==> flow/design.v (excerpt) <==
module RegisterFile32Bits(DataIn,DataA,DataB,RdAddress1,RdAddress2,WrtAddress,clk,Reset,Wenable);
clock: 7.0 ns
lec_check: 0
abc_area: 1
cap_margin: 0
core_margin: 2
core_utilization: 50
cts_cluster_diameter: 120
gpl_timing_driven: 0
hold_slack_margin: 0.01
min_routing_layer: met2
place_density_lb_addon: 0.17
slew_margin: 20
run.sh (not shown) runs the stock make flow with config.mk's settings and CLKGATE_MAP_FILE=.
The first run never finished: it broke off in 5_1_grt (GRT-0116).
Change:
Settings changed: ABC_AREA 1 to unset, CAP_MARGIN 0 to 20, CORE_UTILIZATION 50 to 70, CTS_CLUSTER_DIAMETER 120 to 363, CTS_CLUSTER_SIZE set to 20, GPL_TIMING_DRIVEN 0 to unset, HOLD_SLACK_MARGIN 0.01 to -0.1, MAX_ROUTING_LAYER set to met4, MIN_ROUTING_LAYER met2 to unset, PLACE_DENSITY set to 0.69, PLACE_DENSITY_LB_ADDON 0.17 to unset, TNS_END_PERCENT set to 5.
Clock period 7.0 ns to 3.78 ns, I/O delays scaled along.
=>
- With this change the flow produced a layout that fails on setup timing
- die size goes down by 31%
- synthesized area fell by 3.9%
- synthesized cell count falls by 35%
Change:
Settings changed: CAP_MARGIN 20 to 35, CTS_CLUSTER_DIAMETER 363 to unset, CTS_CLUSTER_SIZE 20 to unset, HOLD_SLACK_MARGIN -0.1 to unset, PLACE_DENSITY 0.69 to unset, SETUP_SLACK_MARGIN set to 0.52, TNS_END_PERCENT 5 to unset.
This time the run never finished: it broke off in 5_1_grt (GRT-0232).
Area after synthesis stays the same.
Die area stays the same.
Synthesized cell count stays the same.
Change:
Settings changed: CAP_MARGIN 35 to 25, CELL_PAD_IN_SITES_DETAIL_PLACEMENT set to 2, CORE_ASPECT_RATIO set to 1.03, CORE_UTILIZATION 70 to 40, CTS_CLUSTER_SIZE set to 31, GPL_ROUTABILITY_DRIVEN set to 0, MAX_ROUTING_LAYER met4 to unset, MIN_ROUTING_LAYER set to met1, SETUP_SLACK_MARGIN 0.52 to 0.84.
Clock period 3.78 ns to 4.42 ns, I/O delays scaled along.
The new run did not get past 5_1_grt.
Synthesized cell count stays the same.
Die area rises by 74%.
Synthesized area stays the same.
Change:
Settings changed: CAP_MARGIN 25 to 20, CELL_PAD_IN_SITES_DETAIL_PLACEMENT 2 to unset, CORE_ASPECT_RATIO 1.03 to unset, CORE_UTILIZATION 40 to 66, CTS_CLUSTER_SIZE 31 to unset, GPL_ROUTABILITY_DRIVEN 0 to unset, MAX_ROUTING_LAYER set to met4, MIN_ROUTING_LAYER met1 to unset, SETUP_SLACK_MARGIN 0.84 to unset.
Clock period 4.42 ns to 3.78 ns, I/O delays scaled along.
=> The changed run ran to the end with violations: setup timing; synthesized area stays the same; synthesized cell count is unchanged; die area came out lower by 39%.

* * *

juniper:
RegisterFile32Bits again, from the RTL that the note above started with.
==> flow/design.v (excerpt) <==
module RegisterFile32Bits(DataIn,DataA,DataB,RdAddress1,RdAddress2,WrtAddress,clk,Reset,Wenable);
==> flow/config.mk <==
export PLATFORM = sky130hd
export DESIGN_NAME = RegisterFile32Bits
export DESIGN_NICKNAME = RegisterFile32Bits
export VERILOG_FILES = /design/flow/design.v
export SDC_FILE = /design/flow/constraint.sdc
export NUM_CORES = 4
export LEC_CHECK = 0
export CAP_MARGIN = 30
export CORE_MARGIN = 2
export CORE_UTILIZATION = 70
export CTS_CLUSTER_SIZE = 25
export HOLD_SLACK_MARGIN = 0.29
export MAX_ROUTING_LAYER = met4
export SETUP_SLACK_MARGIN = 0.51
export SLEW_MARGIN = 20
==> flow/constraint.sdc <==
create_clock -name core_clock -period 3.78 [get_ports {clk}]
set_input_delay 0.7560 -clock core_clock [delete_from_list [all_inputs] [get_ports {clk}]]
set_output_delay 0.7560 -clock core_clock [all_outputs]
set_load 0.01 [all_outputs]
For juniper, the flow was terminated by a tool error in global routing and produced no final design.
Relative to juniper, the following input files were edited for quartz:
# juniper
export LEC_CHECK = 0
export CAP_MARGIN = 30
export CORE_MARGIN = 2
export CORE_UTILIZATION = 70
export CTS_CLUSTER_SIZE = 25
export HOLD_SLACK_MARGIN = 0.29
export MAX_ROUTING_LAYER = met4
export SETUP_SLACK_MARGIN = 0.51
export SLEW_MARGIN = 20
create_clock -name core_clock -period 3.78 [get_ports {clk}]
# quartz
export LEC_CHECK = 0
export CAP_MARGIN = 20
export CORE_MARGIN = 2
export CORE_UTILIZATION = 71
export CTS_CLUSTER_DIAMETER = 354
export CTS_CLUSTER_SIZE = 22
export HOLD_SLACK_MARGIN = 0.29
export SETUP_SLACK_MARGIN = -0.29
export SLEW_MARGIN = 20
create_clock -name core_clock -period 3.81 [get_ports {clk}]
--- outcome ---
- Diff juniper -> quartz: worst slack at placement shows an increase of 0.018 ns, post-cts hold buffer count shows no meaningful change, share of synthesized cell area in and, or, nand and nor gates shows no meaningful change, effective utilization at floorplan shows an increase of 0.47 points.
- Compared with juniper, in quartz average instance area after synthesis about even, share of flip-flops with an asynchronous set or reset after synthesis about even, total clock buffers created by CTS fell 52, H-tree depth fell 1.
- On quartz: quantity of gates resized following cts is 462 lower than what juniper gave.
- Complete run, failing final checks: quartz, reason negative setup slack.
- quartz vs juniper: cell area reported after detailed placement up slightly
- quartz: die area lower than juniper
--- input diff quartz..willow ---
# quartz
export LEC_CHECK = 0
export CAP_MARGIN = 20
export CORE_MARGIN = 2
export CORE_UTILIZATION = 71
export CTS_CLUSTER_DIAMETER = 354
export CTS_CLUSTER_SIZE = 22
export HOLD_SLACK_MARGIN = 0.29
export SETUP_SLACK_MARGIN = -0.29
export SLEW_MARGIN = 20
create_clock -name core_clock -period 3.81 [get_ports {clk}]
# willow
export LEC_CHECK = 0
export ABC_AREA = 0
export CAP_MARGIN = 15
export CELL_PAD_IN_SITES_GLOBAL_PLACEMENT = 0
export CORE_ASPECT_RATIO = 0.77
export CORE_MARGIN = 2
export CORE_UTILIZATION = 71
export CTS_CLUSTER_SIZE = 63
export MAX_ROUTING_LAYER = met5
export SETUP_SLACK_MARGIN = 1.02
export SLEW_MARGIN = 20
create_clock -name core_clock -period 3.86 [get_ports {clk}]
Notes after the runs:
Between willow and quartz, the die area figures differ only marginally.
| buffer count from post-CTS setup fixing | willow vs quartz | 470% higher |
Number of H-tree levels for willow: 1 up relative to quartz
The flow ended early for willow: it failed with a tool error in global routing.
willow has number of buffers created by CTS above what quartz had.
Summary of willow over quartz: die extent in x went up by about 14%, row count went down about 13%.

* * *

The RTL this note starts from:
==> flow/design.v <==
module Fiveto32Decoder(Select, Wenable, Load_Out);
input [4:0] Select;
input Wenable;
output reg [31:0] Load_Out;
always@(*)
if (Wenable == 1)
case(Select)
5'h0 : Load_Out = 32'h00000001;
5'h1 : Load_Out = 32'h00000002;
5'h2 : Load_Out = 32'h00000004;
5'h3 : Load_Out = 32'h00000008;
5'h4 : Load_Out = 32'h00000010;
5'h5 : Load_Out = 32'h00000020;
5'h6 : Load_Out = 32'h00000040;
5'h7 : Load_Out = 32'h00000080;
5'h8 : Load_Out = 32'h00000100;
5'h9 : Load_Out = 32'h00000200;
5'hA : Load_Out = 32'h00000400;
5'hB : Load_Out = 32'h00000800;
5'hC : Load_Out = 32'h000001000;
5'hD : Load_Out = 32'h000002000;
5'hE : Load_Out = 32'h000004000;
5'hF : Load_Out = 32'h000008000;
5'h10 : Load_Out = 32'h00010000;
5'h11 : Load_Out = 32'h00020000;
5'h12 : Load_Out = 32'h00040000;
5'h13 : Load_Out = 32'h00080000;
5'h14 : Load_Out = 32'h00100000;
5'h15 : Load_Out = 32'h00200000;
5'h16 : Load_Out = 32'h00400000;
5'h17 : Load_Out = 32'h00800000;
5'h18 : Load_Out = 32'h01000000;
5'h19 : Load_Out = 32'h02000000;
5'h1A : Load_Out = 32'h04000000;
5'h1B : Load_Out = 32'h08000000;
5'h1C : Load_Out = 32'h10000000;
5'h1D : Load_Out = 32'h20000000;
5'h1E : Load_Out = 32'h40000000;
5'h1F : Load_Out = 32'h80000000;
default: Load_Out = 32'h00000000;
endcase
else
Load_Out <= 0;
endmodule
module Register32bit (Din, Dout, Load, Reset, clk);
input [31:0] Din;
output reg [31:0] Dout;
input Load, Reset, clk;
always@(posedge clk or posedge Reset) begin
if (Reset == 1)
Dout = 0;
else if (Load == 1)
Dout <= Din;
else
Dout <= Dout;
end
endmodule
module Mux32to1 (Reg0,Reg1,Reg2,Reg3,Reg4,Reg5,Reg6,Reg7,Reg8,Reg9,Reg10,Reg11,Reg12,Reg13,Reg14,Reg15,Reg16,Reg17,Reg18,Reg19,Reg20,Reg21,Reg22,Reg23,Reg24,Reg25,Reg26,Reg27,Reg28,Reg29,Reg30,Reg31, Select, Regout);
input [31:0]Reg0, Reg1,Reg2,Reg3,Reg4,Reg5,Reg6,Reg7,Reg8,Reg9,Reg10,Reg11,Reg12,Reg13,Reg14,Reg15,Reg16;
input [31:0]Reg17,Reg18,Reg19,Reg20,Reg21,Reg22,Reg23,Reg24,Reg25,Reg26,Reg27,Reg28,Reg29,Reg30,Reg31;
input [4:0]Select;
output reg [31:0] Regout;
always@(*)
case(Select)
5'h0: Regout <= Reg0;
5'h1: Regout <= Reg1;
5'h2: Regout <= Reg2;
5'h3: Regout <= Reg3;
5'h4: Regout <= Reg4;
5'h5: Regout <= Reg5;
5'h6: Regout <= Reg6;
5'h7: Regout <= Reg7;
5'h8: Regout <= Reg8;
5'h9: Regout <= Reg9;
5'hA: Regout <= Reg10;
5'hB: Regout <= Reg11;
5'hC: Regout <= Reg12;
5'hD: Regout <= Reg13;
5'hE: Regout <= Reg14;
5'hF: Regout <= Reg15;
5'h10: Regout <= Reg16;
5'h11: Regout <= Reg17;
5'h12: Regout <= Reg18;
5'h13: Regout <= Reg19;
5'h14: Regout <= Reg20;
5'h15: Regout <= Reg21;
5'h16: Regout <= Reg22;
5'h17: Regout <= Reg23;
5'h18: Regout <= Reg24;
5'h19: Regout <= Reg25;
5'h1A: Regout <= Reg26;
5'h1B: Regout <= Reg27;
5'h1C: Regout <= Reg28;
5'h1D: Regout <= Reg29;
5'h1E: Regout <= Reg30;
5'h1F: Regout <= Reg31;
default Regout <= 32'b0;
endcase
endmodule
module RegisterFile32Bits(DataIn,DataA,DataB,RdAddress1,RdAddress2,WrtAddress,clk,Reset,Wenable);
input[31:0]DataIn;
input clk,Reset,Wenable;
input [4:0]RdAddress1,RdAddress2,WrtAddress;
output [31:0]DataA,DataB;
wire [31:0] Load;
wire [31:0] Dout0;
wire [31:0] Dout1;
wire [31:0] Dout2;
wire [31:0] Dout3;
wire [31:0] Dout4;
wire [31:0] Dout5;
wire [31:0] Dout6;
wire [31:0] Dout7;
wire [31:0] Dout8;
wire [31:0] Dout9;
wire [31:0] Dout10;
wire [31:0] Dout11;
wire [31:0] Dout12;
wire [31:0] Dout13;
wire [31:0] Dout14;
wire [31:0] Dout15;
wire [31:0] Dout16;
wire [31:0] Dout17;
wire [31:0] Dout18;
wire [31:0] Dout19;
wire [31:0] Dout20;
wire [31:0] Dout21;
wire [31:0] Dout22;
wire [31:0] Dout23;
wire [31:0] Dout24;
wire [31:0] Dout25;
wire [31:0] Dout26;
wire [31:0] Dout27;
wire [31:0] Dout28;
wire [31:0] Dout29;
wire [31:0] Dout30;
wire [31:0] Dout31;
Fiveto32Decoder u00 (WrtAddress,Wenable,Load);
Register32bit uu0 (DataIn, Dout0, Load[0], Reset, clk);
Register32bit uu1 (DataIn, Dout1, Load[1], Reset, clk);
Register32bit uu2 (DataIn, Dout2, Load[2], Reset, clk);
Register32bit uu3 (DataIn, Dout3, Load[3], Reset, clk);
Register32bit uu4 (DataIn, Dout4, Load[4], Reset, clk);
Register32bit uu5 (DataIn, Dout5, Load[5], Reset, clk);
Register32bit uu6 (DataIn, Dout6, Load[6], Reset, clk);
Register32bit uu7 (DataIn, Dout7, Load[7], Reset, clk);
Register32bit uu8 (DataIn, Dout8, Load[8], Reset, clk);
Register32bit uu9 (DataIn, Dout9, Load[9], Reset, clk);
Register32bit uu10 (DataIn, Dout10, Load[10], Reset, clk);
Register32bit uu11 (DataIn, Dout11, Load[11], Reset, clk);
Register32bit uu12 (DataIn, Dout12, Load[12], Reset, clk);
Register32bit uu13 (DataIn, Dout13, Load[13], Reset, clk);
Register32bit uu14 (DataIn, Dout14, Load[14], Reset, clk);
Register32bit uu15 (DataIn, Dout15, Load[15], Reset, clk);
Register32bit uu16 (DataIn, Dout16, Load[16], Reset, clk);
Register32bit uu17 (DataIn, Dout17, Load[17], Reset, clk);
Register32bit uu18 (DataIn, Dout18, Load[18], Reset, clk);
Register32bit uu19 (DataIn, Dout19, Load[19], Reset, clk);
Register32bit uu20 (DataIn, Dout20, Load[20], Reset, clk);
Register32bit uu21 (DataIn, Dout21, Load[21], Reset, clk);
Register32bit uu22 (DataIn, Dout22, Load[22], Reset, clk);
Register32bit uu23 (DataIn, Dout23, Load[23], Reset, clk);
Register32bit uu24 (DataIn, Dout24, Load[24], Reset, clk);
Register32bit uu25 (DataIn, Dout25, Load[25], Reset, clk);
Register32bit uu26 (DataIn, Dout26, Load[26], Reset, clk);
Register32bit uu27 (DataIn, Dout27, Load[27], Reset, clk);
Register32bit uu28 (DataIn, Dout28, Load[28], Reset, clk);
Register32bit uu29 (DataIn, Dout29, Load[29], Reset, clk);
Register32bit uu30 (DataIn, Dout30, Load[30], Reset, clk);
Register32bit uu31 (DataIn, Dout31, Load[31], Reset, clk);
Mux32to1 um1(Dout0,Dout1,Dout2,Dout3,Dout4,Dout5,Dout6,Dout7,Dout8,Dout9,Dout10,Dout11,Dout12,Dout13,Dout14,Dout15,Dout16,Dout17,Dout18,Dout19,Dout20,Dout21,Dout22,Dout23,Dout24,Dout25,Dout26,Dout27,Dout28,Dout29,Dout30,Dout31,RdAddress1, DataA);
Mux32to1 um2(Dout0,Dout1,Dout2,Dout3,Dout4,Dout5,Dout6,Dout7,Dout8,Dout9,Dout10,Dout11,Dout12,Dout13,Dout14,Dout15,Dout16,Dout17,Dout18,Dout19,Dout20,Dout21,Dout22,Dout23,Dout24,Dout25,Dout26,Dout27,Dout28,Dout29,Dout30,Dout31,RdAddress2, DataB);
endmodule 
export LEC_CHECK = 0
export CAP_MARGIN = 20
export CORE_MARGIN = 2
export CORE_UTILIZATION = 50
export SLEW_MARGIN = 20
create_clock -name core_clock -period 7.0 [get_ports {clk}]
The first run passed the timing, design-rule and antenna checks.
Change:
--- a/flow/config.mk
+++ b/flow/config.mk
@@ -8,4 +8,6 @@
 export CAP_MARGIN = 20
 export CORE_MARGIN = 2
-export CORE_UTILIZATION = 50
+export CORE_UTILIZATION = 69
+export CTS_CLUSTER_SIZE = 32
+export SETUP_SLACK_MARGIN = 1.1
 export SLEW_MARGIN = 20
==> flow/constraint.sdc (replaced) <==
create_clock -name core_clock -period 3.78 [get_ports {clk}]
set_input_delay 0.7560 -clock core_clock [delete_from_list [all_inputs] [get_ports {clk}]]
set_output_delay 0.7560 -clock core_clock [all_outputs]
set_load 0.01 [all_outputs]
Effect: This time the run never finished: it broke off in global routing. Die area came out lower by 27%. Synthesized area is unchanged. Synthesized cell count stays the same.
Change:
--- a/flow/config.mk
+++ b/flow/config.mk
@@ -6,8 +6,12 @@
 export NUM_CORES = 4
 export LEC_CHECK = 0
-export CAP_MARGIN = 20
+export ABC_AREA = 0
+export CAP_MARGIN = 15
+export CELL_PAD_IN_SITES_GLOBAL_PLACEMENT = 1
+export CORE_ASPECT_RATIO = 0.77
 export CORE_MARGIN = 2
-export CORE_UTILIZATION = 69
-export CTS_CLUSTER_SIZE = 32
-export SETUP_SLACK_MARGIN = 1.1
+export CORE_UTILIZATION = 64
+export CTS_CLUSTER_SIZE = 63
+export MAX_ROUTING_LAYER = met5
+export SETUP_SLACK_MARGIN = -0.25
 export SLEW_MARGIN = 20
==> flow/constraint.sdc (replaced) <==
create_clock -name core_clock -period 3.86 [get_ports {clk}]
set_input_delay 0.7720 -clock core_clock [delete_from_list [all_inputs] [get_ports {clk}]]
set_output_delay 0.7720 -clock core_clock [all_outputs]
set_load 0.01 [all_outputs]
Outcome: Now the flow finished but failed the layout checks on setup timing; synthesized cell count does not change; die size rises by 7.7%; area after synthesis stays the same.
Change:
==> flow/config.mk (replaced) <==
export PLATFORM = sky130hd
export DESIGN_NAME = RegisterFile32Bits
export DESIGN_NICKNAME = RegisterFile32Bits
export VERILOG_FILES = /design/flow/design.v
export SDC_FILE = /design/flow/constraint.sdc
export NUM_CORES = 4
export LEC_CHECK = 0
export CAP_MARGIN = 20
export CORE_MARGIN = 2
export CORE_UTILIZATION = 72
export CTS_CLUSTER_DIAMETER = 354
export CTS_CLUSTER_SIZE = 22
export HOLD_SLACK_MARGIN = 0.29
export MAX_ROUTING_LAYER = met4
export SETUP_SLACK_MARGIN = -0.29
export SLEW_MARGIN = 20
==> flow/constraint.sdc (replaced) <==
create_clock -name core_clock -period 3.81 [get_ports {clk}]
set_input_delay 0.7620 -clock core_clock [delete_from_list [all_inputs] [get_ports {clk}]]
set_output_delay 0.7620 -clock core_clock [all_outputs]
set_load 0.01 [all_outputs]
Result: The new run completed and failed the layout checks on setup timing; clock skew stays the same; power drops by 14%; die area goes down by about 11%; critical path depth climbs by 1; global-route usage goes up by 7.4 points; worst setup slack degrades by 0.094 ns.
Power figures rest on the tool's default switching activity, not on a simulated workload.
